==> build 95: inputs <==
Design breakout, start of the top module:
module breakout
	(
		input         clk,
		input         resetn,        
		input  [1:0]  go,            
		input         paddle_tick,   
		input         ball_tick,     
		output [8:0]  x,
		output [7:0]  y,
		output [2:0]  colour,
		output        plot
	);
	 wire draw_paddle;
	 wire[8:0] paddle_pos;
	 wire[8:0] ball_x; wire [7:0] ball_y;
	 wire[2:0] BALL_HIT;
	 wire BRICK_HIT;
	 wire [8:0] brick_x;
	 wire [7:0] brick_y;
	 wire fps_clock = paddle_tick | ~resetn;
	 wire thirty_clock = ball_tick | ~resetn;
	paddle_control PC(.clk(clk), .en(fps_clock), .resetn(resetn), .go(go), .ball_x(ball_x), .ball_y(ball_y), .draw(draw_paddle), .current_state(paddle_pos), .PADDLE_HIT(BALL_HIT));
	ball_control BC(.clk(clk), .en(thirty_clock), .reset(resetn), .x(ball_x), .y(ball_y), .PADDLE_HIT(BALL_HIT), .BRICK_HIT(BRICK_HIT), .brick_x(brick_x), .brick_y(brick_y));
	new_draw ND(.clk(clk), .reset(resetn), .paddle_pos(paddle_pos), .p_draw(draw_paddle), .ball_x(ball_x), .ball_y(ball_y), .x(x), .y(y), .color(colour), .wren(plot), .fps(thirty_clock), .BRICK_HIT(BRICK_HIT), .brick_x(brick_x), .brick_y(brick_y));
endmodule
export LEC_CHECK = 0
export ABC_AREA = 1
export CAP_MARGIN = 20
export CORE_MARGIN = 2
export CORE_UTILIZATION = 72
export CTS_CLUSTER_DIAMETER = 308
export CTS_CLUSTER_SIZE = 10
export PLACE_DENSITY_LB_ADDON = 0.12
export SETUP_SLACK_MARGIN = 1.54
export SLEW_MARGIN = 20
create_clock -name core_clock -period 5.18 [get_ports {clk}]
run.sh (not shown) runs the stock make flow with config.mk's settings and CLKGATE_MAP_FILE=.
==> inputs of build 88, as changes to build 95 <==
==> flow/config.mk (replaced) <==
export PLATFORM = sky130hd
export DESIGN_NAME = breakout
export DESIGN_NICKNAME = breakout
export VERILOG_FILES = /design/flow/design.v
export SDC_FILE = /design/flow/constraint.sdc
export NUM_CORES = 4
export LEC_CHECK = 0
export ABC_AREA = 0
export CAP_MARGIN = 30
export CELL_PAD_IN_SITES_DETAIL_PLACEMENT = 2
export CELL_PAD_IN_SITES_GLOBAL_PLACEMENT = 3
export CORE_ASPECT_RATIO = 1.49
export CORE_MARGIN = 2
export CORE_UTILIZATION = 54
export CTS_CLUSTER_SIZE = 47
export GPL_ROUTABILITY_DRIVEN = 0
export HOLD_SLACK_MARGIN = 0.03
export MAX_ROUTING_LAYER = met5
export PLACE_DENSITY_LB_ADDON = 0.09
export SLEW_MARGIN = 20
export TNS_END_PERCENT = 25
==> flow/constraint.sdc (replaced) <==
create_clock -name core_clock -period 20.0 [get_ports {clk}]
set_input_delay 4.0000 -clock core_clock [delete_from_list [all_inputs] [get_ports {clk}]]
set_output_delay 4.0000 -clock core_clock [all_outputs]
set_load 0.01 [all_outputs]
==> notes <==
Of build 88 and build 95, build 95 has the higher synthesized cell count (gap 6.9%, measured against build 95).
In build 88 the area after synthesis is larger than in build 95, by 6.0%.
Build 95 died in global routing. Build 88 ended with an error in global placement without I/O, error FLW-0024.
Between build 95 and build 88, the lower die size is in build 95 (gap about 30%, measured against build 88).

========
==> branch willow <==
Starting RTL as in the previous note.
Settings: LEC_CHECK=0, CAP_MARGIN=10, CELL_PAD_IN_SITES_GLOBAL_PLACEMENT=2, CORE_ASPECT_RATIO=1.49, CORE_MARGIN=5, CORE_UTILIZATION=54, CTS_CLUSTER_SIZE=47, HOLD_SLACK_MARGIN=0.03, MAX_ROUTING_LAYER=met4, PLACE_DENSITY_LB_ADDON=0.09, SLEW_MARGIN=20; clock period 20.0 ns.
==> branch onyx: changes against branch willow <==
==> flow/config.mk (replaced) <==
export PLATFORM = sky130hd
export DESIGN_NAME = breakout
export DESIGN_NICKNAME = breakout
export VERILOG_FILES = /design/flow/design.v
export SDC_FILE = /design/flow/constraint.sdc
export NUM_CORES = 4
export LEC_CHECK = 0
export ABC_AREA = 1
export CAP_MARGIN = 20
export CORE_MARGIN = 2
export CORE_UTILIZATION = 72
export PLACE_DENSITY = 0.84
export SLEW_MARGIN = 20
==> flow/constraint.sdc (replaced) <==
create_clock -name core_clock -period 8.68 [get_ports {clk}]
set_input_delay 1.7360 -clock core_clock [delete_from_list [all_inputs] [get_ports {clk}]]
set_output_delay 1.7360 -clock core_clock [all_outputs]
set_load 0.01 [all_outputs]
==> results <==
metric                                                                                               branch onyx                                        branch willow
Chip height                                                                                               157 um                                               232 um
Tally of unique sky130hd cells used after synthesis                                                           63                                                  112
Area inside the core boundary                                                                        22800 sq um                                          32700 sq um
Overall die area                                                                                     24600 sq um                                          36800 sq um
Run status                                                                                        did not finish                                       did not finish
Stage where the flow stopped                                                            global routing (5_1_grt)  global placement without I/O (3_1_place_gp_skip_io)
Post-synthesis average cell area                                                                      7.13 sq um                                           8.12 sq um
Yosys top cell by instances                                                                              nand2_1                                               nor2_1
Cell Area, Synth                                                                                     16800 sq um                                          17800 sq um
Post-synthesis share of cell area spent on full adders, half adders and majority gates                    0.0648                                               0.0611
Synthesized netlist cell count                                                                              2356                                                 2193
Area of the synthesized netlist per yosys stat                                                       16800 sq um                                          17800 sq um
Std cell rows                                                                                                 55                                                   81
Simple-Gate Fraction of Synth Area                                                                         0.297                                                0.263
Proportion of synthesized chip area in sequential cells                                                    0.351                                                0.331
Multiplexer share of the synthesized area                                                                      0                                               0.0217
Yosys top cell area share                                                                                  0.209                                                0.197
Chip Width                                                                                                157 um                                               159 um
Number of standard cells reported by yosys                                                                  2356                                                 2193
Syn_nets                                                                                                    2446                                                 2283
Starting density of the core                                                                               0.738                                                0.544
AND-OR/OR-AND share of the synthesized area                                                                0.154                                                0.211
